Setup of build 25:
// alu_top
module alu_top (
    input             clk,
    input      [15:0] a,
    input      [15:0] b,
    input      [2:0]  opcode,
    input      [1:0]  mode,
    output reg [31:0] result,
    output reg        eq
);
    reg [15:0] a_q;
    reg [15:0] b_q;
    reg [2:0]  opcode_q;
    reg [1:0]  mode_q;
    wire [31:0] alu_out;
    wire        alu_eq;
    ALU u_alu (.a(a_q), .b(b_q), .opcode(opcode_q), .mode(mode_q),
               .outALU(alu_out), .eq(alu_eq));
    always @(posedge clk) begin
        a_q      <= a;
        b_q      <= b;
        opcode_q <= opcode;
        mode_q   <= mode;
        result   <= alu_out;
        eq       <= alu_eq;
    end
endmodule
For scale: about 71 I/O pins, about 37000 sq um of cells after synthesis.
clock: 83.8 ns
lec_check: 0
cap_margin: 20
core_margin: 2
core_utilization: 70
cts_cluster_diameter: 363
max_routing_layer: met4
slew_margin: 20
run.sh (not shown) runs the stock make flow with config.mk's settings and CLKGATE_MAP_FILE=.
Build 25 finished all stages; layout check result: FAIL, due to negative setup slack.
The following lists how build 3 was set up differently from build 25:
diff --git a/flow/config.mk b/flow/config.mk
--- a/flow/config.mk
+++ b/flow/config.mk
@@ -9,5 +9,3 @@
 export CORE_MARGIN = 2
-export CORE_UTILIZATION = 70
-export CTS_CLUSTER_DIAMETER = 363
-export MAX_ROUTING_LAYER = met4
+export CORE_UTILIZATION = 40
 export SLEW_MARGIN = 20
==> flow/constraint.sdc <==
create_clock -name core_clock -period 90.0 [get_ports {clk}]
set_input_delay 18.0000 -clock core_clock [delete_from_list [all_inputs] [get_ports {clk}]]
set_output_delay 18.0000 -clock core_clock [all_outputs]
set_load 0.01 [all_outputs]
==> results <==
- The flow completed for build 25, but it is not clean: the layout still shows negative setup slack.
- Build 3 ran to completion and came out clean on the timing, DRC and antenna checks.
- Build 3 against build 25: post-layout instance count excluding filler cells now sits higher, HPWL after detailed placement higher.
- Build 25 ended up with b_q[7] as its worst setup path startpoint; build 3 ended up with a_q[15].
- In the metrics for build 3 and build 25, the one carrying the higher final setup slack of the worst path is build 3.
- Build 3 against build 25: overall die area now sits higher, first-pass GRT wire length now sits at about the same level, share of synthesized registers carrying an async set or reset now sits at about the same level.
Edits applied to the flow inputs when going from build 3 to build 21:
diff --git a/flow/config.mk b/flow/config.mk
--- a/flow/config.mk
+++ b/flow/config.mk
@@ -8,4 +8,12 @@
 export CAP_MARGIN = 20
+export CELL_PAD_IN_SITES_DETAIL_PLACEMENT = 2
 export CORE_MARGIN = 2
-export CORE_UTILIZATION = 40
-export SLEW_MARGIN = 20
+export CORE_UTILIZATION = 16
+export CTS_CLUSTER_SIZE = 60
+export GPL_ROUTABILITY_DRIVEN = 0
+export GPL_TIMING_DRIVEN = 0
+export HOLD_SLACK_MARGIN = 0.23
+export MAX_ROUTING_LAYER = met4
+export SETUP_SLACK_MARGIN = 5.0
+export SLEW_MARGIN = 35
+export TNS_END_PERCENT = 45
Results
Build 21 is listed as incomplete: the tool reported an error in global routing (5_1_grt) and the run ended there.
Build 3 finished end to end and its layout was clean on timing, DRC and antenna.
Sort build 3 and build 21 by placeable core region, ascending, and build 3 comes first.
In build 21 relative to build 3, die height had gone up by more than half.
Build 3 → build 21: post-cts repair resize count now sits higher, total die size now sits higher, placed instance area now sits higher.
Input-level comparison between build 85 and build 21:
diff --git a/flow/config.mk b/flow/config.mk
--- a/flow/config.mk
+++ b/flow/config.mk
@@ -7,8 +7,9 @@
 export LEC_CHECK = 0
-export CAP_MARGIN = 20
+export CAP_MARGIN = 0
 export CELL_PAD_IN_SITES_DETAIL_PLACEMENT = 2
-export CORE_MARGIN = 2
+export CORE_MARGIN = 5
 export CORE_UTILIZATION = 16
+export CTS_CLUSTER_DIAMETER = 339
 export CTS_CLUSTER_SIZE = 60
-export GPL_ROUTABILITY_DRIVEN = 0
+export GPL_ROUTABILITY_DRIVEN = 1
 export GPL_TIMING_DRIVEN = 0
@@ -16,3 +17,2 @@
 export MAX_ROUTING_LAYER = met4
-export SETUP_SLACK_MARGIN = 5.0
 export SLEW_MARGIN = 35
Notes after the runs:
- Build 85 failed in global routing (5_1_grt) with GRT-0116.
- Between build 21 and build 85, the flow reports total half-perimeter wirelength after legalization and detailed placement decreasing by a few percent.
- Cmp build 85 vs build 21: worst slack at placement lower in build 85
- Post-CTS repair timing setup buffer count, build 85 vs build 21: down by a few percent
- Build 85 ends up with higher total of cells resized after clock tree synthesis than build 21 does.
Here is what was changed in the inputs of build 62 compared with build 85.
==> flow/config.mk <==
export PLATFORM = sky130hd
export DESIGN_NAME = alu_top
export DESIGN_NICKNAME = alu_top
export VERILOG_FILES = /design/flow/design.v
export SDC_FILE = /design/flow/constraint.sdc
export NUM_CORES = 4
export LEC_CHECK = 0
export ABC_AREA = 1
export CAP_MARGIN = 20
export CELL_PAD_IN_SITES_DETAIL_PLACEMENT = 2
export CELL_PAD_IN_SITES_GLOBAL_PLACEMENT = 2
export CORE_MARGIN = 5
export CORE_UTILIZATION = 40
export SLEW_MARGIN = 20
Findings:
- The flow did not stop early for build 62: all stages ran, and the layout cleared the timing, DRC and antenna checks.
- Looking at count of unique library cells instantiated by Yosys, build 62 sits 22% lower than build 85 does.
- Compared with build 85, in build 62 number of CTS-inserted buffers flat; routability-driven placement congestion ratio lower; area inside the core boundary now smaller; cell count in the Yosys report now larger; area of the die now smaller.
- Going from build 85 to build 62, area share of and-or/or-and cells after synthesis shrinks by 11 points.
- Number of rows created at floorplan for build 62: 35% down relative to build 85
- In the metrics for build 62 and build 85, the one carrying the higher synthesized cell count is build 62.
- Summary — post-synthesis instance area, build 62 relative to build 85: higher, by about 6%.
- Build 85 -> build 62: detailed placement HPWL decreased by more than 10%


The RTL this note starts from:
==> flow/design.v <==
module alu_top (
    input             clk,
    input      [15:0] a,
    input      [15:0] b,
    input      [2:0]  opcode,
    input      [1:0]  mode,
    output reg [31:0] result,
    output reg        eq
);
    reg [15:0] a_q;
    reg [15:0] b_q;
    reg [2:0]  opcode_q;
    reg [1:0]  mode_q;
    wire [31:0] alu_out;
    wire        alu_eq;
    ALU u_alu (.a(a_q), .b(b_q), .opcode(opcode_q), .mode(mode_q),
               .outALU(alu_out), .eq(alu_eq));
    always @(posedge clk) begin
        a_q      <= a;
        b_q      <= b;
        opcode_q <= opcode;
        mode_q   <= mode;
        result   <= alu_out;
        eq       <= alu_eq;
    end
endmodule

`timescale 1ns / 1ps
module logic_unit(a,b,opcode,outlu,eq);
input [15:0] a;
input [15:0] b;
input [2:0] opcode;
output [31:0] outlu;
output eq;
reg [31:0] outlu;
reg eq;
always@(a,b,opcode)
begin
	case(opcode)
	3'b000: outlu = {16'h0000, (a & b)};
	3'b001: outlu = {16'h0000, (a | b)};
	3'b010: outlu = {16'h0000, (a ^ b)};
	3'b011: outlu = {16'h0000, (~ a)};	
	default outlu = 32'h00000000;
	endcase
end
always@(a,b)
begin
	if( a == b) begin
	eq = 1;
	end
	else begin
	eq = 0;
	end
end
endmodule
`timescale 1ns / 1ps
module arith(a,b,opcode,outau);
input [15:0] a;
input [15:0] b;
input [2:0] opcode;
output [31:0] outau;
reg [31:0] outau;
always@(a,b,opcode)
begin
	case(opcode)
	3'b000: outau = {16'h0000, a + b};
	3'b001: outau = a * b;
	3'b010: if (a > b) begin
		outau = a - b;
		end
		else begin
		outau = b - a;
		end
	3'b011: if (a > b) begin
		outau = (b == 16'h0000) ? 32'hFFFFFFFF : a / b;
		end
		else begin
		outau = (a == 16'h0000) ? 32'hFFFFFFFF : b / a;
		end
	3'b100: outau = a + 1;
	3'b101: outau = a - 1;
	default outau = 32'h00000000;
	endcase
end
endmodule
`timescale 1ns / 1ps
module crypto(a,opcode,outcu);
input [15:0] a;
input [2:0] opcode;
output reg [31:0] outcu;
integer i;
always@(a,opcode)
begin
	outcu = 32'h00000000;
	case(opcode)
    3'b000: outcu = (a>>1) ^ a;
    3'b001: begin
        for (i=0; i<16; i=i+1) begin
        outcu[i] = ^(a>>i);  
    end
    end
	default outcu = 32'h00000000;
	endcase
end   
endmodule
`timescale 1ns / 1ps
module ALU( a, b, opcode, mode, outALU, eq);
input [15:0] a;
input [15:0] b;
input [2:0] opcode;
input [1:0] mode;
output [31:0] outALU;
output  eq;
reg [31:0] outALU;
reg eq;
wire [31:0] outau;
wire [31:0] outlu;
wire [31:0] outcu;
wire teq;
arith a1 (.a(a), .b(b), .opcode(opcode), .outau(outau));
logic_unit l1 (.a(a), .b(b), .opcode(opcode), .outlu(outlu), .eq(teq));
crypto d1 (.a(a),.opcode(opcode), .outcu(outcu));
always@(*)
begin
	if(mode == 2'b00) begin
	outALU = outlu;
	end
	else if (mode == 2'b01) begin
	outALU = outau;
	end
	else if (mode == 2'b10) begin
	outALU = outcu;
	end
	else begin
	outALU = 32'h00000000;
	end
	eq = teq;
end
endmodule
clock: 15.7 ns
lec_check: 0
abc_area: 1
cap_margin: 0
core_margin: 4
core_utilization: 72
cts_cluster_diameter: 362
hold_slack_margin: 0.3
setup_slack_margin: 1.22
slew_margin: 40
tns_end_percent: 85
The baseline died in detailed placement (3_5_place_dp).
Change:
CAP_MARGIN = 20   (was 0)
CORE_MARGIN = 2   (was 4)
CTS_CLUSTER_DIAMETER = 397   (was 362)
CTS_CLUSTER_SIZE = 99   (was default)
HOLD_SLACK_MARGIN = default   (was 0.3)
SETUP_SLACK_MARGIN = default   (was 1.22)
SLEW_MARGIN = 20   (was 40)
TNS_END_PERCENT = default   (was 85)
clock period = 54.7 ns   (was 15.7 ns; I/O delays follow)
The changed run stopped in detailed placement (3_5_place_dp), error DPL-0033. Die area goes down by about 3.3%. Synthesized cell count does not change. Synthesized area is unchanged.
Change:
ABC_AREA = default   (was 1)
CORE_UTILIZATION = 64   (was 72)
CTS_CLUSTER_DIAMETER = default   (was 397)
CTS_CLUSTER_SIZE = default   (was 99)
clock period = 73.8 ns   (was 54.7 ns; I/O delays follow)
=> With this change the flow aborted during global routing (5_1_grt). Synthesized cell count decreases by 16%. Synthesized area decreases by 5.4%. Die size increases by 6.3%.
Change:
CORE_UTILIZATION = 57   (was 64)
TNS_END_PERCENT = 5   (was default)
This time the run finished with negative setup slack left.
Synthesized cell count is unchanged.
Die area grows by roughly a tenth.
Area after synthesis stays the same.
Change:
ABC_AREA = 0   (was default)
CAP_MARGIN = 15   (was 20)
CORE_UTILIZATION = 72   (was 57)
CTS_CLUSTER_DIAMETER = 339   (was default)
CTS_CLUSTER_SIZE = 31   (was default)
MAX_ROUTING_LAYER = met4   (was default)
SETUP_SLACK_MARGIN = 0.66   (was default)
- With this change the flow never finished: it broke off in clock tree synthesis (4_1_cts) (DPL-0038)
- die area went down by 21%
- synthesized area does not change
- synthesized cell count is unchanged
